<file path="flow/run.sh">
#!/bin/bash
# the make line also repeats each setting of config.mk as NAME=value (left out here)
make -C /OpenROAD-flow-scripts/flow DESIGN_CONFIG=/design/flow/config.mk WORK_HOME=/design/flow/orfs CLKGATE_MAP_FILE= finish
</file>
<file path="flow/config.mk">
export PLATFORM = sky130hd
export DESIGN_NAME = CannyEdge
export DESIGN_NICKNAME = CannyEdge
export VERILOG_FILES = /design/flow/design.v
export SDC_FILE = /design/flow/constraint.sdc
export NUM_CORES = 4
export LEC_CHECK = 0
export ABC_AREA = 1
export CAP_MARGIN = 10
export CORE_MARGIN = 2
export CORE_UTILIZATION = 40
export MAX_ROUTING_LAYER = met4
export PLACE_DENSITY = 0.6
export SETUP_SLACK_MARGIN = 1.97
export SLEW_MARGIN = 20
</file>
<file path="flow/design.v">
`timescale 1ns/10ps
module CannyEdge(dAddrRegRow, dAddrRegCol, bWE, bCE, InData, OutData,
	OPMode, bOPEnable, dReadReg, dWriteReg,	clk, rst_b);
	input 	[2:0]						dAddrRegRow, dAddrRegCol;  
	input									bWE, bCE;  
	input 	[8-1:0] 	InData;
	output 	[8-1:0] 	OutData;
	reg     	[8-1:0] 	OutData;
	input 	[2:0]						OPMode;   
	input 								bOPEnable;  
	input 	[3:0]						dReadReg, dWriteReg;
	input									clk, rst_b;
	reg   [8-1:0]			regX[0:24];	 
	reg 	[8-1:0]			regY[0:24];	 
	reg 	[8-1:0]			regZ[0:24];	 
	wire 	[8-1:0]			gf[0:24];	 
	wire signed [31:0]	sobelX[0:8]; 
	wire signed [31:0]	sobelY[0:8]; 
	reg 	[8-1:0]			Out_gf, Out_gradient, Out_direction, Out_bThres;
	parameter 							dThresHigh = 15;
	parameter							dThresLow = 10;
	reg 		[31:0]					tpSum, Sum;
	reg		[1:0]						IntSignal;
	reg signed	 	[31:0] 			Gx, Gy, fGx, fGy, Gxadd, Gyadd, Gxyadd, fGx_t;
	reg signed	[1:0]					dx, dy;
	integer 								i, j, k;
	assign gf[0] =1;  assign gf[1] =3;  assign gf[2]=4;   assign gf[3]=3;   assign gf[4]=1;
	assign gf[5] =3;  assign gf[6] =7;  assign gf[7]=10;  assign gf[8]=7;   assign gf[9]=3;
	assign gf[10]=4;  assign gf[11]=10; assign gf[12]=16; assign gf[13]=10; assign gf[14]=4;
	assign gf[15]=3;  assign gf[16]=7;  assign gf[17]=10; assign gf[18]=7;  assign gf[19]=3;
	assign gf[20]=1;  assign gf[21]=3;  assign gf[22]=4;  assign gf[23]=3;  assign gf[24]=1;
	assign sobelX[0]=-1;	assign sobelX[1]=0; assign sobelX[2]=1;
	assign sobelX[3]=-2;	assign sobelX[4]=0; assign sobelX[5]=2;
	assign sobelX[6]=-1;	assign sobelX[7]=0; assign sobelX[8]=1;
	assign sobelY[0]=1;	assign sobelY[1]=2; assign sobelY[2]=1;
	assign sobelY[3]=0;	assign sobelY[4]=0; assign sobelY[5]=0;
	assign sobelY[6]=-1;	assign sobelY[7]=-2; assign sobelY[8]=-1;
	always @(posedge clk or negedge rst_b)
		begin
			if(!rst_b)
				IntSignal <= 2'b00;
			else if(bCE==1'b0)
				IntSignal <= IntSignal;
			else if(bOPEnable==1'b1)
				IntSignal <= 2'b00;
			else if(OPMode == 0)
				IntSignal <= (IntSignal == 2'b00) ? 2'b01 : (IntSignal == 2'b01) ? 2'b00 : IntSignal;
			else if(OPMode == 1)
				IntSignal <= IntSignal + 2'b01;
			else if(OPMode == 2 || OPMode == 3)
				IntSignal <= (IntSignal == 2'b00) ? 2'b01 : (IntSignal == 2'b01) ? 2'b00 : IntSignal;
			else
				IntSignal <= IntSignal;
		end
	always @(posedge clk)
		begin
			if(!rst_b) 
				begin
				end
			else if(bCE==1'b0 && bWE==1'b0) 
				begin
					if(dWriteReg == 0)
						regX[dAddrRegRow*5+dAddrRegCol] <= InData;
					else if(dWriteReg == 1)
						regY[dAddrRegRow*5+dAddrRegCol] <= InData;
					else if(dWriteReg == 2)
						regZ[dAddrRegRow*5+dAddrRegCol] <= InData;
				end
			else if(bCE==1'b0 && bWE==1'b1)
				begin
					if(dReadReg == 0)
						OutData <= Out_gf;
					else if(dReadReg == 1)
						OutData <= Out_gradient;
					else if(dReadReg == 2)
						OutData <= Out_direction;
					else if(dReadReg == 3)
						OutData <= regX[dAddrRegRow*5+dAddrRegCol];
					else if(dReadReg == 4)
						OutData <= Out_bThres;
				end
			else
				begin
					if(bOPEnable==1'b0)
						begin
							if(OPMode == 0)
								begin
									if(IntSignal == 2'b00)	
										begin
											tpSum = 0;
											for(i=0; i<25; i=i+1)
												begin
													Sum = regX[i]*gf[i];
													tpSum = tpSum + Sum;
												end
										end
									else if(IntSignal == 2'b01) 
										begin
										 Out_gf <= (tpSum>>7);
										end
									else 
										begin
											Out_gf <= Out_gf;
										end
								end
							else if(OPMode == 1)
								begin
									if(IntSignal == 2'b00)	
										begin
											Gx = 0;
											Gy = 0;
											for (j=0; j<3; j=j+1)
												for (k=0; k<3; k=k+1)
													begin
														Gxadd = regX[j*5+k]*sobelX[j*3+k];
														Gx = Gx + Gxadd;
														Gyadd = regX[j*5+k]*sobelY[j*3+k];
														Gy = Gy + Gyadd;
													end 
										end
									else if(IntSignal == 2'b01) 
										begin
											if(Gx<0 && Gy<0)
												begin
													Gxyadd = (-Gx) + (-Gy);
												end
											else if(Gx>0 && Gy<0)
												begin
													Gxyadd = Gx + (-Gy);
												end
											else if(Gx<0 && Gy>0)
												begin
													Gxyadd = (-Gx) + Gy;
												end
											else 
												begin
													Gxyadd = Gx + Gy;
												end
											if(Gxyadd < 0)	Gxyadd = -Gxyadd;
											Out_gradient <= (Gxyadd>>3);
										end	
									else if(IntSignal == 2'b10) 
										begin
											if(Gy < 0)
												begin
													fGx <= -Gx;
													fGy <= -Gy;
												end
											else
												begin
													fGx <= Gx;
													fGy <= Gy;
												end
										end
									else if(IntSignal == 2'b11) 
										begin
											if(fGx >= 0)
												begin
													fGx_t = (5*fGx)>>1;
													if(fGx_t < 0) fGx_t = -fGx_t;
													if(fGy <= (fGx>>1))
														begin
															Out_direction <= 0;
														end
													else if(fGy <= fGx_t)
														begin
															Out_direction <= 45;
														end
													else
														begin
															Out_direction <= 90;
														end
												end
											else  
												begin
													fGx_t = ((-5)*fGx)>>1;
													if(fGx_t < 0) fGx_t = -fGx_t;
													if(fGy <= ((-fGx)>>1))
														begin
															Out_direction <= 0;
														end
													else if(fGy <= fGx_t)
														begin
															Out_direction <= 135;
														end
													else
														begin
															Out_direction <= 90;
														end
												end
										end
								end
							else if(OPMode == 2)
								begin
									if(IntSignal == 2'b00) 
										begin
											if(regY[6] == 0)
												begin
													dx <= 1;
													dy <= 0;
												end
											else if(regY[6] == 45)
												begin
													dx <= 1;
													dy <= -1;
												end
											else if(regY[6] == 90)
												begin
													dx <= 0;
													dy <= -1;
												end
											else 
												begin
													dx <= -1;
													dy <= -1;
												end
										end
									else if(IntSignal == 2'b01) 
										begin
											if(regX[6]>=regX[(1+dy)*5+dx+1] && regX[6]>=regX[(1-dy)*5-dx+1])
												begin
													regX[(1+dy)*5+dx+1] <= 0;
													regX[(1-dy)*5-dx+1] <= 0;
												end
											else
												begin
													regX[6] <= 0;
												end
										end
								end
							else if(OPMode == 3)
								begin
									if(IntSignal == 2'b00) 
										begin
											if(regY[6] == 0)
												begin
													dx <= 0;
													dy <= -1;
												end
											else if(regY[6] == 45)
												begin
													dx <= -1;
													dy <= -1;
												end
											else if(regY[6] == 90)
												begin
													dx <= 1;
													dy <= 0;
												end
											else 
												begin
													dx <= 1;
													dy <= -1;
												end
										end	
									else if(IntSignal == 2'b01) 
										begin
											if(regX[6] >= dThresHigh)		 
												Out_bThres <= 1;
											else if(regX[6] <= dThresLow)		 
												Out_bThres <= 0;
											else					 
												begin
													if(regX[6-5*dy-dx] >= dThresHigh || regX[6+5*dy+dx] >= dThresHigh)
														Out_bThres <= 1;
													else if(regZ[6-5*dy-dx] == 1 || regZ[6+5*dy+dx] == 1)
														Out_bThres <= 1;
													else
														Out_bThres <= 0;
												end
										end
								end
						end	
				end  
		end
endmodule
</file>
<file path="flow/constraint.sdc">
create_clock -name core_clock -period 17.9 [get_ports {clk}]
set_input_delay 3.5800 -clock core_clock [delete_from_list [all_inputs] [get_ports {clk}]]
set_output_delay 3.5800 -clock core_clock [all_outputs]
set_load 0.01 [all_outputs]
</file>
==> metrics.cfg, run 1 <==
[status]
status = finished clean

[pwr]
p_per_area_mw_per_mm2 = 88.0
p_int_mw = 3.63
power_leakage_nw = 38.2
p_total_mw = 6.75
p_switching_mw = 3.12
seq_power_mw = 1.69
clock_power_share = 0.238
power_clock_mw = 1.61
ir_worst_vdd_uv = 72.7
seq_power_share = 0.250
power-top-group = combinational cells
p_sw_frac = 0.462
pg_comb_mw = 3.45
combPwrFrac = 0.511

[clock_network]
cts_hold_buf = 0
clk_transition_reported_paths_ns = 0.06
clk_latency_ns = 0.75
cts_made_buffers = 75
clock-root-buffer = clkbuf_16
cts-htree-levels = 3
ctsResizeCount = 0
cts_sinks = 636
clock_path_buffers = 3
cts_setup_buffers = 0
cts_tree = yes

[worst_setup_path]
worstPathMaxFanout = 12
r2r_start = regX[5][2]
crit_path_end_kind = register
critPathLaunchType = register
critPathLaunch = regX[5][2]
r2r_cells = 29
r2r_slack_ns = 8.41
max_stage_delay_ns = 0.75
path_common_cell = fa_1
cp_slowest_cell = fa_1
crit_cells = 29
critical_path.endpoint = Gx[31]
criticalPathCategory = register to register
crit_family = adder cells
cp.required_ns = 18.32
r2r-end = Gx[31]
arrival_ns = 9.91
timing.critical_path.buf_inv = 5

[layout]
area_growth_pct = 8.04
comb_area_sq_mm = 0.0478
nets = 10400
fillers = 17800
regArea_sq_mm = 0.0165
layout.cells.non_filler = 11300
final_util = 0.435

[yosys]
syn_area_sq_mm = 0.0710
synthTopCellsByArea = fa_1 21%, edfxtp_1 16%, ha_1 13%
fa_ha_area_frac = 0.339
ys_sh_xor = 0.0333
fp_nets = 10400
synth_flops = 636
top_cell_area_share = 0.211
netlist_top_cells_count = 2060 x nand2_1, 1561 x inv_1, 940 x nor2_1, 748 x fa_1, 729 x ha_1
synthSimpleGateAreaFrac = 0.214
most_common_cell = nand2_1
mux_area_frac = 0.00338
ys_area_sq_mm = 0.0710
ys_warn_count = 1
synthFlopType = edfxtp_1
ys_cells = 8912
postSynthSeqShare = 0.233
synthCells = 8912
yosysTopAreaCell = fa_1
ys_types = 65
postSynthAreaPerCell_sq_um = 7.97
edf_count = 377
ys_sh_aoi = 0.0817
synthArstFlopShare = 0.00314
topCombFamilyByArea = adder cells

[placement]
dpl.hpwl_um = 205000
port_buffers = 37
place_inst = 11200
gp_congestion = 1.07

[global_route]
grt.total_usage = 0.290
antenna_found_initial = 26
grt_overflow_total = 0
grt_pass1_wl_um = 379000
grt_max_degree = 82
grt_pass1_vias = 59400

[final_timing]
setup_tns_ns = 0
min_period_ns = 9.49
rsz0062_at_grt = no
tightest_slew_ns = 1.10
finClkSkew_ns = 0.0587
hold_slack_ns = 0.435
slew_violations = 0
hold_violations = 0
max_freq_mhz = 105
setup_viol = 0
timing.final.crit_share = 0.530
max_slew_margin = 0.256

[floorplan]
initCoreUtil = 0.403
io_pins = 38
rows = 154
die_h_um = 425
design.core.area_sq_mm = 0.176
die-area_sq_mm = 0.181
dieWidth_um = 425

[min_path]
hp-class = register to register
worstHoldPathCells = 0
hp-start = tpSum[7]
holdPathEnd = Out_gf[0]

[flow_run]
tool_warnings = 80
drv_cap = 0

[routing]
dr_total_vias = 60600
drt_first_pass_iters = 8
post_drt_wl_per_cell_um = 22.6
ant_nets = 0
viasPerCell = 5.36
drc_errors = 0
wirelength_um = 255000
drt_iter0_drc = 6459

-- per-layer routing --
layer / up-vias / track usage / routed length, um
li1: 28200 / - / -
met1: 29300 / 0.389 / 110000
met2: 2592 / 0.432 / 111000
met3: 472 / 0.0468 / 22200
met4: 0 / 0.129 / 12200
met5: - / - / 0
-- cell type report --
class                           instances  share of cell area
Clock inverter                         33             0.00473
Antenna cell                           19            0.000620
Tap cell                             2340              0.0382
Sequential cell                       636               0.215
Inverter                             1575              0.0771
Clock buffer                          104              0.0290
Timing Repair Buffer                  106              0.0116
Multi-Input combinational cell       6496               0.623
-- through the flow --
stage	instance area (sq um)	setup WS (ns)
after floorplan	71000	8.69
after global placement	74100	8.57
after detailed placement	74100	8.53
after CTS	76700	8.47
after global routing	76700	7.77
final	76700	8.41
==> inputs of run 2 (changes only) <==
Settings changed: ABC_AREA 1 to not set, CAP_MARGIN 10 to 20, CORE_ASPECT_RATIO set to 0.71, CORE_UTILIZATION 40 to 72, CTS_CLUSTER_DIAMETER set to 135, PLACE_DENSITY 0.6 to not set, SETUP_SLACK_MARGIN 1.97 to 0.46.
Clock period 17.9 ns to 8.77 ns, I/O delays scaled along.
==> metrics.cfg, run 2 <==
[pwr]
ir_worst_vdd_uv = 255  ; was 72.7 uV
p_total_mw = 13.6  ; was 6.75 mW
combPwrFrac = 0.523  ; was 0.511
power_leakage_nw = 33.8  ; was 38.2 nW
p_int_mw = 7.70  ; was 3.63 mW
seq_power_mw = 3.43  ; was 1.69 mW
power-top-group = combinational cells  ; unchanged
power_clock_mw = 3.06  ; was 1.61 mW
p_switching_mw = 5.90  ; was 3.12 mW
clock_power_share = 0.225  ; was 0.238
seq_power_share = 0.252  ; was 0.250
p_per_area_mw_per_mm2 = 182  ; was 88.0 mW/mm^2
p_sw_frac = 0.434  ; was 0.462
pg_comb_mw = 7.12  ; was 3.45 mW

[global_route]
antenna_found_initial = 21  ; was 26
grt_pass1_wl_um = 326000  ; was 379000 um
grt_pass1_vias = 52900  ; was 59400
grt_overflow_total = 0  ; unchanged
grt_max_degree = 69  ; was 82
grt.total_usage = 0.470  ; was 0.290

[floorplan]
rows = 94  ; was 154
initCoreUtil = 0.728  ; was 0.403
die-area_sq_mm = 0.0963  ; was 0.181 sq mm
dieWidth_um = 368  ; was 425 um
design.core.area_sq_mm = 0.0928  ; was 0.176 sq mm
die_h_um = 262  ; was 425 um
io_pins = 38  ; unchanged

[status]
status = finished with violations  ; was finished clean
failed_layout_checks = negative setup slack

[worst_setup_path]
max_stage_delay_ns = 0.56  ; was 0.75 ns
r2r_start = regX[10][1]  ; was regX[5][2]
critPathLaunchType = register  ; unchanged
cp.required_ns = 9.20  ; was 18.32 ns
worstPathMaxFanout = 4  ; was 12
path_common_cell = fa_1  ; unchanged
r2r-end = Gy[30]  ; was Gx[31]
criticalPathCategory = register to register  ; unchanged
critical_path.endpoint = Gy[30]  ; was Gx[31]
crit_cells = 38  ; was 29
critPathLaunch = regX[10][1]  ; was regX[5][2]
cp_slowest_cell = fa_1  ; unchanged
r2r_slack_ns = -0.51  ; was 8.41 ns
crit_family = adder cells  ; unchanged
arrival_ns = 9.71  ; was 9.91 ns
timing.critical_path.buf_inv = 9  ; was 5
crit_path_end_kind = register  ; unchanged
r2r_cells = 38  ; was 29

[yosys]
ys_sh_xor = 0.0500  ; was 0.0333
fa_ha_area_frac = 0.357  ; was 0.339
syn_area_sq_mm = 0.0676  ; was 0.0710 sq mm
ys_area_sq_mm = 0.0676  ; was 0.0710 sq mm
synthFlopType = edfxtp_1  ; unchanged
synthSimpleGateAreaFrac = 0.0984  ; was 0.214
edf_count = 377  ; unchanged
postSynthSeqShare = 0.244  ; was 0.233
mux_area_frac = 0.0811  ; was 0.00338
synth_flops = 636  ; unchanged
fp_nets = 8068  ; was 10400
yosysTopAreaCell = fa_1  ; unchanged
ys_types = 91  ; was 65
top_cell_area_share = 0.222  ; was 0.211
netlist_top_cells_count = 1178 x inv_1, 748 x fa_1, 729 x ha_1, 377 x edfxtp_1, 348 x o21ai_0  ; was 2060 x nand2_1, 1561 x inv_1, 940 x nor2_1, 748 x fa_1, 729 x ha_1
topCombFamilyByArea = adder cells  ; unchanged
ys_warn_count = 1  ; unchanged
synthCells = 6561  ; was 8912
postSynthAreaPerCell_sq_um = 10.3  ; was 7.97 sq um
ys_sh_aoi = 0.0932  ; was 0.0817
ys_cells = 6561  ; was 8912
synthArstFlopShare = 0.00314  ; unchanged
synthTopCellsByArea = fa_1 22%, edfxtp_1 17%, ha_1 13%  ; was fa_1 21%, edfxtp_1 16%, ha_1 13%
most_common_cell = inv_1  ; was nand2_1

[clock_network]
cts_tree = yes  ; unchanged
clk_transition_reported_paths_ns = 0.06  ; about the same
clock_path_buffers = 3  ; unchanged
clk_latency_ns = 0.72  ; was 0.75 ns
cts_made_buffers = 67  ; was 75
clock-root-buffer = clkbuf_16  ; unchanged
cts_sinks = 636  ; unchanged
cts-htree-levels = 3  ; unchanged

[min_path]
hp-start = tpSum[7]  ; unchanged
worstHoldPathCells = 0  ; unchanged
holdPathEnd = Out_gf[0]  ; unchanged
hp-class = register to register  ; unchanged

[routing]
ant_nets = 0  ; unchanged
drt_iter0_drc = 7750  ; was 6459
dr_total_vias = 54100  ; was 60600
drc_errors = 0  ; unchanged
drt_first_pass_iters = 7  ; was 8
wirelength_um = 224000  ; was 255000 um
viasPerCell = 6.67  ; was 5.36
post_drt_wl_per_cell_um = 27.6  ; was 22.6 um

[final_timing]
fin_ws_ns = -0.511  ; was 8.41 ns
hold_slack_ns = 0.415  ; was 0.435 ns
finClkSkew_ns = 0.0718  ; was 0.0587 ns
max_freq_mhz = 108  ; was 105 MHz
tightest_slew_ns = 1.22  ; was 1.10 ns
max_slew_margin = 0.184  ; was 0.256
rsz0062_at_grt = yes  ; was no
min_period_ns = 9.28  ; was 9.49 ns
timing.final.crit_share = 1.06  ; was 0.530
slew_violations = 0  ; unchanged
setup_viol = 18  ; was 0
hold_violations = 0  ; unchanged

[placement]
gp_congestion = 1.07  ; about the same
port_buffers = 37  ; unchanged
dpl.hpwl_um = 170000  ; was 205000 um
dpl_cell_area_sq_mm = 0.0708  ; was 0.0741 sq mm
place_inst = 7881  ; was 11200

[layout]
design_area_sq_mm = 0.0747  ; was 0.0767 sq mm
nets = 8289  ; was 10400
layout.cells.non_filler = 8102  ; was 11300
area_growth_pct = 10.6  ; was 8.04%

[flow_run]
drv_cap = 0  ; unchanged
tool_warnings = 85  ; was 80

run 2: metrics by stage:
| stage | setup slack (ns) | TNS [ns] | util |
|---|---|---|---|
| floorplan | 0.0161 | 0 | - |
| global placement | -0.0713 | -0.122 | 0.763 |
| CTS | -0.0559 | -0.130 | 0.796 |
| finish | -0.511 | -4.88 | 0.805 |
| global route | -0.803 | -11.57 | 0.805 |
| detailed placement | -0.188 | -1.23 | 0.763 |
run 2: cell type report:
cell class              count  area (sq um)
well taps                1248          1560
repair buffers            331          2770
clock inverters            46           579
multi-input cells        4566         47100
inverters                1180          4430
flip-flops and latches    636         16500
clock buffers              77          1710
fillers                  5488         18000
diodes                     18          45.0
run 2: what timing repair did:
item | in CTS | in global routing
setup buffers | 51 | 27
hold buffers | 0 | 0
resized | 97 | 125
pin swaps | 80 | 89
endpoints found under the setup margin | 35 | 40
run 2: layer usage:
metal  vias up  track usage  share of wire
li1      22800            -              -
met3       725        0.208           0.16
met1     26500        0.634           0.39
met4         0        0.149          0.040
met2      4061        0.634           0.41
met5         -            -              0
==> inputs of run 3 (changes only) <==
Settings changed: CORE_ASPECT_RATIO 0.71 to not set, CORE_UTILIZATION 72 to 40, CTS_CLUSTER_DIAMETER 135 to not set, MAX_ROUTING_LAYER met4 to not set, PLACE_DENSITY set to 0.6, SETUP_SLACK_MARGIN 0.46 to not set.
Clock period 8.77 ns to 7.31 ns, I/O delays scaled along.
==> metrics.cfg, run 3 <==
[status]
status = finished with violations  ; unchanged
failed_layout_checks = negative setup slack  ; unchanged

[pwr]
pg_comb_mw = 9.37  ; was 7.12 mW
p_int_mw = 10.1  ; was 7.70 mW
combPwrFrac = 0.545  ; was 0.523
p_sw_frac = 0.412  ; was 0.434
clock_power_share = 0.218  ; was 0.225
power_clock_mw = 3.75  ; was 3.06 mW
seq_power_share = 0.237  ; was 0.252
p_total_mw = 17.2  ; was 13.6 mW
ir_worst_vdd_uv = 299  ; was 255 uV
p_per_area_mw_per_mm2 = 217  ; was 182 mW/mm^2
p_switching_mw = 7.09  ; was 5.90 mW
power-top-group = combinational cells  ; unchanged
power_leakage_nw = 35.8  ; was 33.8 nW
seq_power_mw = 4.08  ; was 3.43 mW

[floorplan]
design.core.area_sq_mm = 0.167  ; was 0.0928 sq mm
dieWidth_um = 415  ; was 368 um
io_pins = 38  ; unchanged
die-area_sq_mm = 0.172  ; was 0.0963 sq mm
initCoreUtil = 0.404  ; was 0.728
rows = 150  ; was 94
die_h_um = 415  ; was 262 um

[worst_setup_path]
critPathLaunchType = register  ; unchanged
crit_family = adder cells  ; unchanged
critPathLaunch = regX[10][2]  ; was regX[10][1]
cp_slowest_cell = fa_1  ; unchanged
worstPathMaxFanout = 4  ; unchanged
timing.critical_path.buf_inv = 10  ; was 9
cp.required_ns = 7.71  ; was 9.20 ns
r2r-end = Gy[27]  ; was Gy[30]
crit_path_end_kind = register  ; unchanged
crit_cells = 37  ; was 38
max_stage_delay_ns = 0.52  ; was 0.56 ns
r2r_cells = 37  ; was 38
path_common_cell = fa_1  ; unchanged
critical_path.endpoint = Gy[27]  ; was Gy[30]
criticalPathCategory = register to register  ; unchanged
arrival_ns = 9.38  ; was 9.71 ns
r2r_start = regX[10][2]  ; was regX[10][1]
r2r_slack_ns = -1.67  ; was -0.51 ns

[global_route]
grt.total_usage = 0.257  ; was 0.470
grt_pass1_vias = 52700  ; was 52900
antenna_found_initial = 24  ; was 21
grt_max_degree = 69  ; unchanged
grt_pass1_wl_um = 333000  ; was 326000 um
grt_overflow_total = 0  ; unchanged

[yosys]
ys_area_sq_mm = 0.0676  ; unchanged
ys_cells = 6561  ; unchanged
synthArstFlopShare = 0.00314  ; unchanged
fa_ha_area_frac = 0.357  ; unchanged
postSynthAreaPerCell_sq_um = 10.3  ; unchanged
most_common_cell = inv_1  ; unchanged
ys_warn_count = 1  ; unchanged
netlist_top_cells_count = 1178 x inv_1, 748 x fa_1, 729 x ha_1, 377 x edfxtp_1, 348 x o21ai_0  ; unchanged
synthCells = 6561  ; unchanged
synthFlopType = edfxtp_1  ; unchanged
synthSimpleGateAreaFrac = 0.0984  ; unchanged
edf_count = 377  ; unchanged
fp_nets = 8068  ; unchanged
synthTopCellsByArea = fa_1 22%, edfxtp_1 17%, ha_1 13%  ; unchanged
syn_area_sq_mm = 0.0676  ; unchanged
ys_types = 91  ; unchanged
ys_sh_xor = 0.0500  ; unchanged
mux_area_frac = 0.0811  ; unchanged
topCombFamilyByArea = adder cells  ; unchanged
synth_flops = 636  ; unchanged
top_cell_area_share = 0.222  ; unchanged
ys_sh_aoi = 0.0932  ; unchanged
postSynthSeqShare = 0.244  ; unchanged
yosysTopAreaCell = fa_1  ; unchanged

[placement]
dpl_cell_area_sq_mm = 0.0752  ; was 0.0708 sq mm
place_inst = 9243  ; was 7881
gp_congestion = 1.00  ; was 1.07
port_buffers = 37  ; unchanged
dpl.hpwl_um = 180000  ; was 170000 um

[flow_run]
tool_warnings = 83  ; was 85
drv_cap = 0  ; unchanged

[final_timing]
max_slew_margin = 0.175  ; was 0.184
slew_violations = 0  ; unchanged
tightest_slew_ns = 1.24  ; was 1.22 ns
fin_ws_ns = -1.67  ; was -0.511 ns
timing.final.crit_share = 1.23  ; was 1.06
hold_violations = 0  ; unchanged
finClkSkew_ns = 0.0479  ; was 0.0718 ns
min_period_ns = 8.98  ; was 9.28 ns
max_freq_mhz = 111  ; was 108 MHz
setup_tns_ns = -47.42  ; was -4.88 ns
rsz0062_at_grt = yes  ; unchanged
setup_viol = 47  ; was 18

[layout]
fillers = 15600  ; was 5488
final_util = 0.474  ; was 0.805
area_growth_pct = 17.4  ; was 10.6%
layout.cells.non_filler = 9402  ; was 8102
nets = 8643  ; was 8289
design_area_sq_mm = 0.0793  ; was 0.0747 sq mm

[routing]
drt_iter0_drc = 4370  ; was 7750
dr_total_vias = 51400  ; was 54100
ant_nets = 0  ; unchanged
post_drt_wl_per_cell_um = 23.5  ; was 27.6 um
wirelength_um = 221000  ; was 224000 um
drc_errors = 0  ; unchanged
viasPerCell = 5.47  ; was 6.67
drt_first_pass_iters = 6  ; was 7

[clock_network]
cts-htree-levels = 3  ; unchanged
clock_path_buffers = 3  ; unchanged
cts_tree = yes  ; unchanged
clk_transition_reported_paths_ns = 0.06  ; about the same
clk_latency_ns = 0.70  ; was 0.72 ns
clock-root-buffer = clkbuf_16  ; unchanged
cts_made_buffers = 72  ; was 67
cts_sinks = 636  ; unchanged
cts_hold_buf = 0  ; unchanged

[min_path]
holdPathEnd = Out_gf[4]  ; was Out_gf[0]
hp-class = register to register  ; unchanged
worstHoldPathCells = 0  ; unchanged
hp-start = tpSum[11]  ; was tpSum[7]

[run 3: what timing repair did]
item                       CTS  global route
buffers inserted            26            29
resized                    200           124
setup endpoints to repair   52            53
pin swaps                  195           156
[run 3: per-layer routing]
layer / part of all wire / GRT usage / wire length [um]
met2: 0.44 / 0.395 / 98100
met5: 0.00039 / 0 / 87
met1: 0.43 / 0.352 / 96000
met4: 0.050 / 0.117 / 11000
met3: 0.072 / 0.0461 / 15800
[run 3: layout make-up]
cell class / count / area, sq um / share of cell area
clock inverter: 42 / 498 / 0.00628
inverter: 1180 / 4440 / 0.0559
sequential: 636 / 16500 / 0.209
antenna: 8 / 20.0 / 0.000252
timing repair buffer: 680 / 5450 / 0.0687
multi-input combinational: 4566 / 47700 / 0.601
clock buffer: 86 / 1900 / 0.0240
tap: 2204 / 2760 / 0.0348
[run 3: through the flow]
stage	setup slack (ns)	hold WS, ns
2_1_floorplan	-1.44	0.400
3_5_place_dp	-1.78	0.408
5_1_grt	-1.94	0.437
3_3_place_gp	-1.74	0.409
4_1_cts	-1.61	0.423
6_report	-1.67	0.425
==> inputs of run 4 (changes only) <==
Settings changed: CELL_PAD_IN_SITES_DETAIL_PLACEMENT set to 1, GPL_TIMING_DRIVEN set to 0, PLACE_DENSITY 0.6 to not set, SLEW_MARGIN 20 to 25.
Clock period 7.31 ns to 15.1 ns, I/O delays scaled along.
==> metrics.cfg, run 4 <==
[pwr]
p_switching_mw = 3.28  ; was 7.09 mW
power-top-group = combinational cells  ; unchanged
power_clock_mw = 1.77  ; was 3.75 mW
p_per_area_mw_per_mm2 = 102  ; was 217 mW/mm^2
seq_power_share = 0.270  ; was 0.237
p_sw_frac = 0.438  ; was 0.412
seq_power_mw = 2.02  ; was 4.08 mW
p_int_mw = 4.20  ; was 10.1 mW
combPwrFrac = 0.493  ; was 0.545
p_total_mw = 7.48  ; was 17.2 mW
pg_comb_mw = 3.69  ; was 9.37 mW
ir_worst_vdd_uv = 211  ; was 299 uV
clock_power_share = 0.237  ; was 0.218
power_leakage_nw = 32.7  ; was 35.8 nW

[yosys]
ys_sh_aoi = 0.0932  ; unchanged
ys_cells = 6561  ; unchanged
fp_nets = 8068  ; unchanged
ys_warn_count = 1  ; unchanged
syn_area_sq_mm = 0.0676  ; unchanged
synth_flops = 636  ; unchanged
postSynthAreaPerCell_sq_um = 10.3  ; unchanged
fa_ha_area_frac = 0.357  ; unchanged
edf_count = 377  ; unchanged
ys_area_sq_mm = 0.0676  ; unchanged
topCombFamilyByArea = adder cells  ; unchanged
synthFlopType = edfxtp_1  ; unchanged
synthTopCellsByArea = fa_1 22%, edfxtp_1 17%, ha_1 13%  ; unchanged
yosysTopAreaCell = fa_1  ; unchanged
synthSimpleGateAreaFrac = 0.0984  ; unchanged
netlist_top_cells_count = 1178 x inv_1, 748 x fa_1, 729 x ha_1, 377 x edfxtp_1, 348 x o21ai_0  ; unchanged
most_common_cell = inv_1  ; unchanged
top_cell_area_share = 0.222  ; unchanged
synthCells = 6561  ; unchanged
ys_types = 91  ; unchanged
mux_area_frac = 0.0811  ; unchanged
postSynthSeqShare = 0.244  ; unchanged
ys_sh_xor = 0.0500  ; unchanged
synthArstFlopShare = 0.00314  ; unchanged

[clock_network]
cts_hold_buf = 0  ; unchanged
cts_made_buffers = 69  ; was 72
cts-htree-levels = 3  ; unchanged
clk_latency_ns = 0.70  ; about the same
clock-root-buffer = clkbuf_16  ; unchanged
clock_path_buffers = 3  ; unchanged
cts_setup_buffers = 0  ; was 26
cts_sinks = 636  ; unchanged
cts_tree = yes  ; unchanged
clk_transition_reported_paths_ns = 0.06  ; about the same
ctsResizeCount = 0  ; was 200

[final_timing]
setup_viol = 0  ; was 47
setup_tns_ns = 0  ; was -47.42 ns
hold_violations = 0  ; unchanged
min_period_ns = 11.39  ; was 8.98 ns
tightest_slew_ns = 1.24  ; about the same
finClkSkew_ns = 0.0465  ; was 0.0479 ns
rsz0062_at_grt = no  ; was yes
max_freq_mhz = 87.8  ; was 111 MHz
slew_violations = 0  ; unchanged
timing.final.crit_share = 0.755  ; was 1.23
max_slew_margin = 0.169  ; was 0.175

[floorplan]
die-area_sq_mm = 0.172  ; unchanged
dieWidth_um = 415  ; unchanged
rows = 150  ; unchanged
io_pins = 38  ; unchanged
design.core.area_sq_mm = 0.167  ; unchanged
initCoreUtil = 0.404  ; unchanged
die_h_um = 415  ; unchanged

[layout]
nets = 8201  ; was 8643
area_growth_pct = 8.82  ; was 17.4%
layout.cells.non_filler = 8966  ; was 9402
fillers = 18600  ; was 15600
final_util = 0.439  ; was 0.474
design_area_sq_mm = 0.0735  ; was 0.0793 sq mm

[flow_run]
tool_warnings = 80  ; was 83
drv_cap = 0  ; unchanged

[worst_setup_path]
crit_family = adder cells  ; unchanged
r2r_cells = 37  ; unchanged
r2r_start = regX[5][0]  ; was regX[10][2]
cp.required_ns = 15.46  ; was 7.71 ns
timing.critical_path.buf_inv = 8  ; was 10
crit_cells = 37  ; unchanged
arrival_ns = 11.75  ; was 9.38 ns
worstPathMaxFanout = 9  ; was 4
r2r-end = Gx[31]  ; was Gy[27]
crit_path_end_kind = register  ; unchanged
critical_path.endpoint = Gx[31]  ; was Gy[27]
path_common_cell = fa_1  ; unchanged
max_stage_delay_ns = 1.07  ; was 0.52 ns
critPathLaunchType = register  ; unchanged
cp_slowest_cell = dfxtp_1  ; was fa_1
criticalPathCategory = register to register  ; unchanged
r2r_slack_ns = 3.71  ; was -1.67 ns
critPathLaunch = regX[5][0]  ; was regX[10][2]

[routing]
dr_total_vias = 51900  ; was 51400
viasPerCell = 5.79  ; was 5.47
wirelength_um = 247000  ; was 221000 um
drc_errors = 0  ; unchanged
post_drt_wl_per_cell_um = 27.5  ; was 23.5 um
ant_nets = 0  ; unchanged
drt_first_pass_iters = 6  ; unchanged
drt_iter0_drc = 4355  ; was 4370

[min_path]
hp-class = register to register  ; unchanged
holdPathEnd = Out_gf[2]  ; was Out_gf[4]
hp-start = tpSum[9]  ; was tpSum[11]
worstHoldPathCells = 0  ; unchanged

[global_route]
grt_pass1_wl_um = 365000  ; was 333000 um
grt.total_usage = 0.287  ; was 0.257
antenna_found_initial = 30  ; was 24
grt_max_degree = 29  ; was 69
grt_pass1_vias = 56000  ; was 52700
grt_overflow_total = 0  ; unchanged

[placement]
dpl_cell_area_sq_mm = 0.0712  ; was 0.0752 sq mm
gp_congestion = 1.03  ; was 1.00
dpl.hpwl_um = 205000  ; was 180000 um
port_buffers = 36  ; was 37
place_inst = 8827  ; was 9243

[status]
status = finished clean  ; was finished with violations

==> run 4: metrics by stage <==
step                hold WS (ns)  setup WS, ns
finish                     0.430          3.71
global route               0.432          3.09
CTS                        0.427          3.76
detailed placement         0.408          3.82
global placement           0.404          3.86
floorplan                  0.400          5.95
==> run 4: cell type report <==
cell class | count | area [sq um] | share of cell area
Multi-Input combinational cell | 4566 | 46000 | 0.626
Tap cell | 2204 | 2760 | 0.0375
Timing Repair Buffer | 62 | 729 | 0.00992
Clock inverter | 35 | 443 | 0.00602
Buffer | 179 | 742 | 0.0101
Antenna cell | 16 | 40.0 | 0.000545
Clock buffer | 88 | 1840 | 0.0250
Inverter | 1180 | 4430 | 0.0603
Sequential cell | 636 | 16500 | 0.225
==> run 4: per-layer routing <==
| layer | track usage | wire length, um | vias up |
|---|---|---|---|
| met1 | 0.367 | 101000 | 26800 |
| met4 | 0.150 | 14200 | 6 |
| met2 | 0.460 | 113000 | 1900 |
| met5 | 0 | 45 | - |
| li1 | - | - | 22600 |
| met3 | 0.0577 | 18800 | 556 |
==> inputs of run 5 (changes only) <==
Settings changed: CELL_PAD_IN_SITES_DETAIL_PLACEMENT 1 to not set, CORE_ASPECT_RATIO set to 1.88, CORE_MARGIN 2 to 10, CORE_UTILIZATION 40 to 38, GPL_TIMING_DRIVEN 0 to not set, HOLD_SLACK_MARGIN set to 0.2, MAX_ROUTING_LAYER set to met4, PLACE_DENSITY_LB_ADDON set to 0.2, SETUP_SLACK_MARGIN set to 0.46, SLEW_MARGIN 25 to 20.
Clock period 15.1 ns to 7.0 ns, I/O delays scaled along.
==> metrics.cfg, run 5 <==
[clock_network]
cts_sinks = 636  ; unchanged
clk_transition_reported_paths_ns = 0.07  ; was 0.06 ns
cts-htree-levels = 3  ; unchanged
cts_tree = yes  ; unchanged
cts_made_buffers = 67  ; was 69
clock_path_buffers = 3  ; unchanged
clk_latency_ns = 0.69  ; was 0.70 ns
clock-root-buffer = clkbuf_16  ; unchanged
cts_hold_buf = 0  ; unchanged

[worst_setup_path]
cp_slowest_cell = fa_1  ; was dfxtp_1
critPathLaunchType = register  ; unchanged
r2r_cells = 37  ; unchanged
critPathLaunch = regX[10][4]  ; was regX[5][0]
max_stage_delay_ns = 0.56  ; was 1.07 ns
r2r_start = regX[10][4]  ; was regX[5][0]
worstPathMaxFanout = 4  ; was 9
crit_family = adder cells  ; unchanged
crit_path_end_kind = register  ; unchanged
critical_path.endpoint = Gy[25]  ; was Gx[31]
arrival_ns = 9.37  ; was 11.75 ns
path_common_cell = fa_1  ; unchanged
cp.required_ns = 7.42  ; was 15.46 ns
timing.critical_path.buf_inv = 12  ; was 8
crit_cells = 37  ; unchanged
criticalPathCategory = register to register  ; unchanged
r2r-end = Gy[25]  ; was Gx[31]
r2r_slack_ns = -1.94  ; was 3.71 ns

[pwr]
power_clock_mw = 3.77  ; was 1.77 mW
combPwrFrac = 0.546  ; was 0.493
ir_worst_vdd_uv = 302  ; was 211 uV
seq_power_share = 0.240  ; was 0.270
p_int_mw = 10.4  ; was 4.20 mW
p_switching_mw = 7.33  ; was 3.28 mW
clock_power_share = 0.213  ; was 0.237
power-top-group = combinational cells  ; unchanged
p_per_area_mw_per_mm2 = 219  ; was 102 mW/mm^2
p_sw_frac = 0.415  ; was 0.438
seq_power_mw = 4.25  ; was 2.02 mW
pg_comb_mw = 9.66  ; was 3.69 mW
power_leakage_nw = 36.6  ; was 32.7 nW

[floorplan]
rows = 212  ; was 150
io_pins = 38  ; unchanged
design.core.area_sq_mm = 0.177  ; was 0.167 sq mm
die-area_sq_mm = 0.196  ; was 0.172 sq mm
dieWidth_um = 328  ; was 415 um
initCoreUtil = 0.381  ; was 0.404
die_h_um = 598  ; was 415 um

[yosys]
mux_area_frac = 0.0811  ; unchanged
topCombFamilyByArea = adder cells  ; unchanged
synthArstFlopShare = 0.00314  ; unchanged
syn_area_sq_mm = 0.0676  ; unchanged
ys_cells = 6561  ; unchanged
ys_area_sq_mm = 0.0676  ; unchanged
ys_warn_count = 1  ; unchanged
top_cell_area_share = 0.222  ; unchanged
most_common_cell = inv_1  ; unchanged
synthSimpleGateAreaFrac = 0.0984  ; unchanged
synthCells = 6561  ; unchanged
synth_flops = 636  ; unchanged
postSynthAreaPerCell_sq_um = 10.3  ; unchanged
ys_sh_xor = 0.0500  ; unchanged
ys_sh_aoi = 0.0932  ; unchanged
netlist_top_cells_count = 1178 x inv_1, 748 x fa_1, 729 x ha_1, 377 x edfxtp_1, 348 x o21ai_0  ; unchanged
yosysTopAreaCell = fa_1  ; unchanged
synthFlopType = edfxtp_1  ; unchanged
edf_count = 377  ; unchanged
ys_types = 91  ; unchanged
synthTopCellsByArea = fa_1 22%, edfxtp_1 17%, ha_1 13%  ; unchanged
fa_ha_area_frac = 0.357  ; unchanged
postSynthSeqShare = 0.244  ; unchanged
fp_nets = 8068  ; unchanged

[global_route]
grt_pass1_wl_um = 364000  ; was 365000 um
grt_max_degree = 76  ; was 29
grt_pass1_vias = 55500  ; was 56000
antenna_found_initial = 10  ; was 30
grt_overflow_total = 0  ; unchanged
grt.total_usage = 0.260  ; was 0.287

[flow_run]
drv_cap = 0  ; unchanged
tool_warnings = 83  ; was 80

[routing]
drc_errors = 0  ; unchanged
ant_nets = 0  ; unchanged
wirelength_um = 249000  ; was 247000 um
drt_iter0_drc = 3367  ; was 4355
dr_total_vias = 52600  ; was 51900
drt_first_pass_iters = 5  ; was 6
viasPerCell = 5.41  ; was 5.79
post_drt_wl_per_cell_um = 25.6  ; was 27.5 um

[final_timing]
setup_tns_ns = -67.18  ; was 0 ns
setup_viol = 52  ; was 0
fin_ws_ns = -1.94  ; was 3.71 ns
hold_violations = 0  ; unchanged
max_freq_mhz = 112  ; was 87.8 MHz
timing.final.crit_share = 1.28  ; was 0.755
max_slew_margin = 0.202  ; was 0.169
min_period_ns = 8.94  ; was 11.39 ns
rsz0062_at_grt = yes  ; was no
finClkSkew_ns = 0.0626  ; was 0.0465 ns
slew_violations = 0  ; unchanged
tightest_slew_ns = 1.19  ; was 1.24 ns

[min_path]
hp-class = register to register  ; unchanged
worstHoldPathCells = 0  ; unchanged
hp-start = tpSum[13]  ; was tpSum[9]
holdPathEnd = Out_gf[6]  ; was Out_gf[2]

[layout]
nets = 8821  ; was 8201
area_growth_pct = 19.7  ; was 8.82%
final_util = 0.456  ; was 0.439

[status]
status = finished with violations  ; was finished clean
failed_layout_checks = negative setup slack

[placement]
port_buffers = 37  ; was 36
place_ws_ns = -2.08  ; was 3.82 ns
dpl.hpwl_um = 206000  ; was 205000 um
gp_congestion = 1.02  ; was 1.03

run 5: per-layer routing:
layer | track usage | share of wire | vias to the layer above
met4 | 0.182 | 0.086 | 0
met5 | - | 0 | -
met1 | 0.266 | 0.35 | 26500
met3 | 0.0331 | 0.045 | 704
li1 | - | - | 23800
met2 | 0.458 | 0.52 | 1563
run 5: area by class of cell:
class / count / area, sq um
timing repair buffer: 863 / 6840
tap: 2354 / 2950
sequential: 636 / 16600
multi-input combinational: 4566 / 47800
inverter: 1180 / 4430
fill: 17000 / 96300
clock buffer: 81 / 1770
antenna: 3 / 7.51
clock inverter: 41 / 487
run 5: per-stage QoR:
stage	total power [mW]	area (sq um)	hold slack, ns	instances
after CTS	17.4	79900	0.420	9679
after detailed placement	13.1	76500	0.408	9527
after global placement	13.0	76500	0.404	9527
after global routing	18.7	80900	0.439	9723
final	17.7	80900	0.407	9724
after floorplan	9.50	68000	0.400	6561
run 5: timing repair:
action	CTS	global route
setup endpoints to repair	63	136
pin swaps	159	106
buffers inserted	30	41
gates resized	196	157
==> inputs of run 6 (changes only) <==
Settings changed: CORE_ASPECT_RATIO 1.88 to not set, CORE_MARGIN 10 to 2, CORE_UTILIZATION 38 to 40, GPL_TIMING_DRIVEN set to 0, HOLD_SLACK_MARGIN 0.2 to not set, MAX_ROUTING_LAYER met4 to not set, PLACE_DENSITY_LB_ADDON 0.2 to not set, SETUP_SLACK_MARGIN 0.46 to not set.
Clock period 7.0 ns to 9.75 ns, I/O delays scaled along.
==> metrics.cfg, run 6 <==
[worst_setup_path]
cp.required_ns = 10.06  ; was 7.42 ns
critical_path.endpoint = tpSum[14]  ; was Gy[25]
criticalPathCategory = register to register  ; unchanged
max_stage_delay_ns = 1.05  ; was 0.56 ns
r2r_slack_ns = 0.12  ; was -1.94 ns
timing.critical_path.buf_inv = 5  ; was 12
path_common_cell = fa_1  ; unchanged
cp_slowest_cell = dfxtp_1  ; was fa_1
crit_path_end_kind = register  ; unchanged
critPathLaunchType = register  ; unchanged
worstPathMaxFanout = 9  ; was 4
crit_cells = 25  ; was 37
r2r_start = regX[11][0]  ; was regX[10][4]
r2r-end = tpSum[14]  ; was Gy[25]
critPathLaunch = regX[11][0]  ; was regX[10][4]
crit_family = adder cells  ; unchanged
r2r_cells = 25  ; was 37
arrival_ns = 9.95  ; was 9.37 ns

[layout]
comb_area_sq_mm = 0.0464  ; was 0.0478 sq mm
final_util = 0.442  ; was 0.456
regArea_sq_mm = 0.0166  ; about the same
nets = 8217  ; was 8821
fillers = 16000  ; was 17000
design_area_sq_mm = 0.0740  ; was 0.0809 sq mm
layout.cells.non_filler = 8976  ; was 9724
area_growth_pct = 9.51  ; was 19.7%

[global_route]
grt.total_usage = 0.268  ; was 0.260
grt_max_degree = 31  ; was 76
grt_pass1_wl_um = 339000  ; was 364000 um
antenna_found_initial = 25  ; was 10
grt_pass1_vias = 51200  ; was 55500
grt_overflow_total = 0  ; unchanged

[placement]
dpl.hpwl_um = 191000  ; was 206000 um
port_buffers = 36  ; was 37
dpl_cell_area_sq_mm = 0.0711  ; was 0.0765 sq mm
place_inst = 8825  ; was 9527
gp_congestion = 1.03  ; was 1.02

[pwr]
p_switching_mw = 4.95  ; was 7.33 mW
power_leakage_nw = 32.8  ; was 36.6 nW
power_clock_mw = 2.70  ; was 3.77 mW
pg_comb_mw = 5.63  ; was 9.66 mW
seq_power_mw = 3.12  ; was 4.25 mW
p_sw_frac = 0.432  ; was 0.415
power-top-group = combinational cells  ; unchanged
p_total_mw = 11.4  ; was 17.7 mW
ir_worst_vdd_uv = 269  ; was 302 uV
combPwrFrac = 0.492  ; was 0.546
p_int_mw = 6.50  ; was 10.4 mW
seq_power_share = 0.273  ; was 0.240
clock_power_share = 0.235  ; was 0.213
p_per_area_mw_per_mm2 = 155  ; was 219 mW/mm^2

[clock_network]
cts_tree = yes  ; unchanged
clk_latency_ns = 0.72  ; was 0.69 ns
cts_hold_buf = 0  ; unchanged
clock_path_buffers = 3  ; unchanged
cts_sinks = 636  ; unchanged
cts_made_buffers = 68  ; was 67
clock-root-buffer = clkbuf_16  ; unchanged
cts-htree-levels = 3  ; unchanged
clk_transition_reported_paths_ns = 0.06  ; was 0.07 ns

[min_path]
hp-class = register to register  ; unchanged
holdPathEnd = Out_gf[1]  ; was Out_gf[6]
worstHoldPathCells = 0  ; unchanged
hp-start = tpSum[8]  ; was tpSum[13]

[flow_run]
tool_warnings = 80  ; was 83
drv_cap = 0  ; unchanged

[final_timing]
hold_violations = 0  ; unchanged
finClkSkew_ns = 0.0605  ; was 0.0626 ns
max_slew_margin = 0.123  ; was 0.202
max_freq_mhz = 104  ; was 112 MHz
tightest_slew_ns = 1.31  ; was 1.19 ns
timing.final.crit_share = 0.988  ; was 1.28
setup_viol = 0  ; was 52
min_period_ns = 9.63  ; was 8.94 ns
slew_violations = 0  ; unchanged
setup_tns_ns = 0  ; was -67.18 ns

[yosys]
postSynthAreaPerCell_sq_um = 10.3  ; unchanged
syn_area_sq_mm = 0.0676  ; unchanged
yosysTopAreaCell = fa_1  ; unchanged
ys_sh_xor = 0.0500  ; unchanged
synthCells = 6561  ; unchanged
synthArstFlopShare = 0.00314  ; unchanged
fp_nets = 8068  ; unchanged
mux_area_frac = 0.0811  ; unchanged
fa_ha_area_frac = 0.357  ; unchanged
synthFlopType = edfxtp_1  ; unchanged
ys_warn_count = 1  ; unchanged
synthTopCellsByArea = fa_1 22%, edfxtp_1 17%, ha_1 13%  ; unchanged
most_common_cell = inv_1  ; unchanged
ys_area_sq_mm = 0.0676  ; unchanged
top_cell_area_share = 0.222  ; unchanged
topCombFamilyByArea = adder cells  ; unchanged
ys_types = 91  ; unchanged
synth_flops = 636  ; unchanged
ys_cells = 6561  ; unchanged
ys_sh_aoi = 0.0932  ; unchanged
synthSimpleGateAreaFrac = 0.0984  ; unchanged
postSynthSeqShare = 0.244  ; unchanged
edf_count = 377  ; unchanged
netlist_top_cells_count = 1178 x inv_1, 748 x fa_1, 729 x ha_1, 377 x edfxtp_1, 348 x o21ai_0  ; unchanged

[floorplan]
die_h_um = 415  ; was 598 um
die-area_sq_mm = 0.172  ; was 0.196 sq mm
initCoreUtil = 0.404  ; was 0.381
design.core.area_sq_mm = 0.167  ; was 0.177 sq mm
rows = 150  ; was 212
dieWidth_um = 415  ; was 328 um
io_pins = 38  ; unchanged

[routing]
wirelength_um = 230000  ; was 249000 um
dr_total_vias = 50300  ; was 52600
drc_errors = 0  ; unchanged
ant_nets = 0  ; unchanged
viasPerCell = 5.61  ; was 5.41
post_drt_wl_per_cell_um = 25.7  ; was 25.6 um
drt_iter0_drc = 4716  ; was 3367
drt_first_pass_iters = 8  ; was 5

[status]
status = finished clean  ; was finished with violations

==> run 6: cell type report <==
class	instances	area share
Sequential cell	636	0.224
Multi-Input combinational cell	4566	0.627
Clock inverter	35	0.00619
Clock buffer	89	0.0249
Inverter	1180	0.0599
Buffer	176	0.00977
Antenna cell	8	0.000271
Tap cell	2204	0.0373
Timing Repair Buffer	82	0.0113
==> run 6: layer usage <==
layer  wire length (um)  vias to the layer above  track usage
li1                   -                    22600            -
met1              97200                    25200        0.359
met2             102000                     2000        0.417
met3              18600                      477       0.0499
met4              12500                        3        0.127
met5                 33                        -            0
==> run 6: repair_timing <==
item | 4_1_cts | 5_1_grt
gates resized | 39 | 57
setup endpoints to repair | 23 | 17
pin swaps | 11 | 21
buffers inserted | 5 | 16
==> run 6: stage by stage <==
step,setup slack [ns],hold slack [ns]
floorplan,0.603,0.400
global placement,-1.30,0.404
detailed placement,-1.40,0.414
CTS,0.00133,0.429
global route,-0.0230,0.440
finish,0.116,0.426
==> inputs of run 7 (changes only) <==
Settings changed: ABC_AREA set to 1, CORE_UTILIZATION 40 to 72, CTS_CLUSTER_DIAMETER set to 352, CTS_CLUSTER_SIZE set to 95, GPL_TIMING_DRIVEN 0 to not set, PLACE_DENSITY_LB_ADDON set to 0.05, SETUP_SLACK_MARGIN set to 2.18.
Clock period 9.75 ns to 7.37 ns, I/O delays scaled along.
==> metrics.cfg, run 7 <==
[floorplan]
initCoreUtil = 0.723  ; was 0.404
rows = 115  ; was 150
die_h_um = 318  ; was 415 um
design.core.area_sq_mm = 0.0981  ; was 0.167 sq mm
die-area_sq_mm = 0.101  ; was 0.172 sq mm
io_pins = 38  ; unchanged
dieWidth_um = 318  ; was 415 um

[yosys]
netlist_top_cells_count = 2060 x nand2_1, 1561 x inv_1, 940 x nor2_1, 748 x fa_1, 729 x ha_1  ; was 1178 x inv_1, 748 x fa_1, 729 x ha_1, 377 x edfxtp_1, 348 x o21ai_0
ys_cells = 8912  ; was 6561
ys_sh_xor = 0.0333  ; was 0.0500
fp_nets = 10400  ; was 8068
synthFlopType = edfxtp_1  ; unchanged
ys_types = 65  ; was 91
synthSimpleGateAreaFrac = 0.214  ; was 0.0984
fa_ha_area_frac = 0.339  ; was 0.357
edf_count = 377  ; unchanged
postSynthAreaPerCell_sq_um = 7.97  ; was 10.3 sq um
yosysTopAreaCell = fa_1  ; unchanged
most_common_cell = nand2_1  ; was inv_1
synth_flops = 636  ; unchanged
ys_sh_aoi = 0.0817  ; was 0.0932
ys_warn_count = 1  ; unchanged
synthCells = 8912  ; was 6561
top_cell_area_share = 0.211  ; was 0.222
synthArstFlopShare = 0.00314  ; unchanged
synthTopCellsByArea = fa_1 21%, edfxtp_1 16%, ha_1 13%  ; was fa_1 22%, edfxtp_1 17%, ha_1 13%
topCombFamilyByArea = adder cells  ; unchanged
syn_area_sq_mm = 0.0710  ; was 0.0676 sq mm
ys_area_sq_mm = 0.0710  ; was 0.0676 sq mm
mux_area_frac = 0.00338  ; was 0.0811
postSynthSeqShare = 0.233  ; was 0.244

[clock_network]
cts_hold_buf = 0  ; unchanged
clock-root-buffer = clkbuf_16  ; unchanged
cts_made_buffers = 10  ; was 68
cts_sinks = 636  ; unchanged
cts-htree-levels = 1  ; was 3
clock_path_buffers = 3  ; unchanged

[global_route]
grt_overflow_total = 34
grt.total_usage = 0.696

[status]
stop_stage = global routing (5_1_grt)
error = [ERROR GRT-0232] Routing congestion too high. Check the congestion heatmap in the GUI.
status = did not finish  ; was finished clean

[placement]
dpl_cell_area_sq_mm = 0.0769  ; was 0.0711 sq mm
port_buffers = 37  ; was 36
dpl.hpwl_um = 198000  ; was 191000 um
place_ws_ns = -1.24  ; was -1.40 ns
gp_congestion = 1.12  ; was 1.03

run 7: stage by stage:
step / power [mW] / instances
CTS: 15.8 / 10600
global placement: 13.4 / 10500
detailed placement: 13.9 / 10500
floorplan: 10.1 / 8912
run 7: what timing repair did:
item                                    CTS
setup buffers                            72
cloned                                    1
resized                                 356
pin swaps                               182
endpoints found under the setup margin  333
run 7: routing by layer:
layer	GRT overflow	GRT usage
met5	0	0.389
met4	9	0.591
met3	7	0.522
met2	14	0.860
met1	4	0.738
==> inputs of run 8 (changes only) <==
Settings changed: ABC_AREA 1 to 0, CELL_PAD_IN_SITES_DETAIL_PLACEMENT set to 0, CORE_ASPECT_RATIO set to 0.69, CORE_MARGIN 2 to 3, CORE_UTILIZATION 72 to 20, CTS_CLUSTER_DIAMETER 352 to not set, CTS_CLUSTER_SIZE 95 to not set, GPL_TIMING_DRIVEN set to 1, HOLD_SLACK_MARGIN set to 0.15, MAX_ROUTING_LAYER set to met4, MIN_ROUTING_LAYER set to met1, PLACE_DENSITY_LB_ADDON 0.05 to 0.03, SETUP_SLACK_MARGIN 2.18 to 2.08, SLEW_MARGIN 20 to 30, TNS_END_PERCENT set to 10.
Clock period 7.37 ns to 7.0 ns, I/O delays scaled along.
==> metrics.cfg, run 8 <==
[final_timing]
slew_violations = 0
fin_ws_ns = -1.96
finClkSkew_ns = 0.0954
hold_violations = 0
timing.final.crit_share = 1.28
tightest_slew_ns = 1.06
rsz0062_at_grt = yes
max_freq_mhz = 112
setup_viol = 52
min_period_ns = 8.96
max_slew_margin = 0.286

[worst_setup_path]
critPathLaunch = regX[10][4]
r2r-end = Gy[27]
criticalPathCategory = register to register
path_common_cell = fa_1
timing.critical_path.buf_inv = 9
cp_slowest_cell = fa_2
max_stage_delay_ns = 0.56
critPathLaunchType = register
crit_path_end_kind = register
cp.required_ns = 7.48
worstPathMaxFanout = 5
critical_path.endpoint = Gy[27]
r2r_cells = 35
crit_family = adder cells
arrival_ns = 9.44
crit_cells = 35
r2r_start = regX[10][4]
r2r_slack_ns = -1.96

[yosys]
fa_ha_area_frac = 0.357  ; was 0.339
ys_sh_xor = 0.0500  ; was 0.0333
synth_flops = 636  ; unchanged
ys_area_sq_mm = 0.0676  ; was 0.0710 sq mm
ys_cells = 6561  ; was 8912
fp_nets = 8068  ; was 10400
ys_types = 91  ; was 65
topCombFamilyByArea = adder cells  ; unchanged
most_common_cell = inv_1  ; was nand2_1
mux_area_frac = 0.0811  ; was 0.00338
postSynthAreaPerCell_sq_um = 10.3  ; was 7.97 sq um
top_cell_area_share = 0.222  ; was 0.211
netlist_top_cells_count = 1178 x inv_1, 748 x fa_1, 729 x ha_1, 377 x edfxtp_1, 348 x o21ai_0  ; was 2060 x nand2_1, 1561 x inv_1, 940 x nor2_1, 748 x fa_1, 729 x ha_1
synthCells = 6561  ; was 8912
postSynthSeqShare = 0.244  ; was 0.233
syn_area_sq_mm = 0.0676  ; was 0.0710 sq mm
edf_count = 377  ; unchanged
yosysTopAreaCell = fa_1  ; unchanged
ys_warn_count = 1  ; unchanged
synthTopCellsByArea = fa_1 22%, edfxtp_1 17%, ha_1 13%  ; was fa_1 21%, edfxtp_1 16%, ha_1 13%
synthFlopType = edfxtp_1  ; unchanged
synthSimpleGateAreaFrac = 0.0984  ; was 0.214
synthArstFlopShare = 0.00314  ; unchanged
ys_sh_aoi = 0.0932  ; was 0.0817

[layout]
final_util = 0.260
nets = 8995
design_area_sq_mm = 0.0871
fillers = 35600
area_growth_pct = 28.9

[pwr]
clock_power_share = 0.233
power-top-group = combinational cells
p_sw_frac = 0.426
p_total_mw = 19.8
power_clock_mw = 4.61
p_int_mw = 11.3
seq_power_mw = 4.26
combPwrFrac = 0.552
p_per_area_mw_per_mm2 = 227
seq_power_share = 0.215
pg_comb_mw = 10.9
power_leakage_nw = 38.2
ir_worst_vdd_uv = 490
p_switching_mw = 8.43

[floorplan]
die-area_sq_mm = 0.345  ; was 0.101 sq mm
dieWidth_um = 706  ; was 318 um
initCoreUtil = 0.202  ; was 0.723
design.core.area_sq_mm = 0.335  ; was 0.0981 sq mm
die_h_um = 489  ; was 318 um
io_pins = 38  ; unchanged
rows = 176  ; was 115

[global_route]
met1_usage = 0.316
grt_overflow_total = 0
grt_most_used_layer = met1
grt_max_degree = 65
grt_pass1_vias = 53200
grtUsageMet2 = 0.218
grt.total_usage = 0.183
antenna_found_initial = 35
grt_pass1_wl_um = 432000
grtUsageMet3 = 0.0254

[min_path]
hp-start = tpSum[9]
hp-class = register to register
holdPathEnd = Out_gf[2]
worstHoldPathCells = 0

[clock_network]
clock-root-buffer = clkbuf_16  ; unchanged
cts_hold_buf = 0  ; unchanged
clk_transition_reported_paths_ns = 0.07
clk_latency_ns = 0.80
cts_made_buffers = 84  ; was 10
cts_tree = yes
cts-htree-levels = 3  ; was 1
cts_sinks = 636  ; unchanged
clock_path_buffers = 3  ; unchanged

[placement]
place_ws_ns = -2.11  ; was -1.24 ns
dpl_cell_area_sq_mm = 0.0807  ; was 0.0769 sq mm
gp_congestion = 0.874  ; was 1.12
port_buffers = 37  ; unchanged
dpl.hpwl_um = 262000  ; was 198000 um

[routing]
drt_first_pass_iters = 5
dr_total_vias = 52000
drc_errors = 0
post_drt_wl_per_cell_um = 25.7
drt_iter0_drc = 3835
viasPerCell = 4.33
ant_nets = 0
wirelength_um = 309000

[flow_run]
tool_warnings = 84
drv_cap = 0

[status]
status = finished with violations  ; was did not finish
failed_layout_checks = negative setup slack

==> run 8: metrics by stage <==
step,hold WS (ns),instances,TNS [ns]
after CTS,0.371,12000,-72.73
after global routing,0.375,12000,-87.46
final,0.384,12000,-71.95
after global placement,0.401,11800,-76.30
after floorplan,0.400,6561,-60.32
after detailed placement,0.407,11800,-76.29
==> run 8: routing by layer <==
layer,wire length [um],vias up
met2,108000,1017
met4,2770,0
li1,-,24300
met1,183000,26600
met5,0,-
met3,16100,152
==> run 8: layout make-up <==
| class | instances | area, sq um | area share |
|---|---|---|---|
| diodes | 15 | 37.5 | 0.000431 |
| clock buffers | 116 | 2350 | 0.0270 |
| clock inverters | 39 | 508 | 0.00583 |
| inverters | 1180 | 4450 | 0.0510 |
| multi-input cells | 4566 | 49000 | 0.562 |
| flip-flops and latches | 636 | 16500 | 0.190 |
| well taps | 4450 | 5570 | 0.0639 |
| repair buffers | 1020 | 8720 | 0.100 |
==> run 8: repair_timing <==
action / 4_1_cts / 5_1_grt
gates resized: 395 / 336
cloned: 0 / 0
pin swaps: 197 / 267
setup endpoints to repair: 339 / 373
buffers inserted: 55 / 19
==> inputs of run 9 (changes only) <==
Settings changed: ABC_AREA 0 to 1, CELL_PAD_IN_SITES_DETAIL_PLACEMENT 0 to not set, CORE_ASPECT_RATIO 0.69 to 0.99, CORE_MARGIN 3 to 2, CORE_UTILIZATION 20 to 72, CTS_CLUSTER_DIAMETER set to 94, CTS_CLUSTER_SIZE set to 74, GPL_TIMING_DRIVEN 1 to not set, HOLD_SLACK_MARGIN 0.15 to -0.06, MIN_ROUTING_LAYER met1 to not set, PLACE_DENSITY_LB_ADDON 0.03 to not set, SETUP_SLACK_MARGIN 2.08 to 0.46, SLEW_MARGIN 30 to 20, TNS_END_PERCENT 10 to not set.
Clock period 7.0 ns to 8.27 ns, I/O delays scaled along.
==> metrics.cfg, run 9 <==
[yosys]
ys_cells = 8912  ; was 6561
most_common_cell = nand2_1  ; was inv_1
fp_nets = 10400  ; was 8068
synth_flops = 636  ; unchanged
synthTopCellsByArea = fa_1 21%, edfxtp_1 16%, ha_1 13%  ; was fa_1 22%, edfxtp_1 17%, ha_1 13%
synthArstFlopShare = 0.00314  ; unchanged
postSynthAreaPerCell_sq_um = 7.97  ; was 10.3 sq um
synthFlopType = edfxtp_1  ; unchanged
yosysTopAreaCell = fa_1  ; unchanged
synthCells = 8912  ; was 6561
ys_area_sq_mm = 0.0710  ; was 0.0676 sq mm
postSynthSeqShare = 0.233  ; was 0.244
synthSimpleGateAreaFrac = 0.214  ; was 0.0984
ys_warn_count = 1  ; unchanged
fa_ha_area_frac = 0.339  ; was 0.357
syn_area_sq_mm = 0.0710  ; was 0.0676 sq mm
top_cell_area_share = 0.211  ; was 0.222
mux_area_frac = 0.00338  ; was 0.0811
ys_sh_xor = 0.0333  ; was 0.0500
topCombFamilyByArea = adder cells  ; unchanged
netlist_top_cells_count = 2060 x nand2_1, 1561 x inv_1, 940 x nor2_1, 748 x fa_1, 729 x ha_1  ; was 1178 x inv_1, 748 x fa_1, 729 x ha_1, 377 x edfxtp_1, 348 x o21ai_0
ys_sh_aoi = 0.0817  ; was 0.0932
edf_count = 377  ; unchanged
ys_types = 65  ; was 91

[floorplan]
io_pins = 38  ; unchanged
initCoreUtil = 0.727  ; was 0.202
rows = 114  ; was 176
dieWidth_um = 320  ; was 706 um
die-area_sq_mm = 0.101  ; was 0.345 sq mm
design.core.area_sq_mm = 0.0977  ; was 0.335 sq mm
die_h_um = 316  ; was 489 um

[placement]
dpl.hpwl_um = 199000  ; was 262000 um
gp_congestion = 1.11  ; was 0.874
port_buffers = 37  ; unchanged
place_inst = 10300  ; was 11800
dpl_cell_area_sq_mm = 0.0746  ; was 0.0807 sq mm

[status]
status = did not finish  ; was finished with violations
error = [ERROR GRT-0232] Routing congestion too high. Check the congestion heatmap in the GUI.
stop_stage = global routing (5_1_grt)

[clock_network]
cts_made_buffers = 29  ; was 84
cts_sinks = 636  ; unchanged
clock-root-buffer = clkbuf_16  ; unchanged
cts_hold_buf = 0  ; unchanged
cts-htree-levels = 1  ; was 3
clock_path_buffers = 3  ; unchanged

[global_route]
grt.total_usage = 0.672
grt_overflow_total = 62

==> run 9: repair_timing <==
action	CTS
setup endpoints to repair	46
pin swaps	100
setup buffers	34
hold endpoints to repair	0
gates resized	208
==> run 9: per-stage QoR <==
stage / setup TNS [ns] / setup slack [ns] / utilization / hold WS [ns]
3_3_place_gp: -0.571 / -0.155 / 0.763 / 0.403
2_1_floorplan: 0 / 0.263 / - / 0.400
4_1_cts: -0.264 / -0.0709 / 0.789 / 0.439
3_5_place_dp: -4.76 / -0.331 / 0.764 / 0.405
==> run 9: per-layer routing <==
layer  GRT overflow  global-route usage
met2             36               0.858
met4             19               0.536
met1              4               0.713
met5              -                   -
met3              3               0.450
Power is estimated from default activity; no workload was simulated.
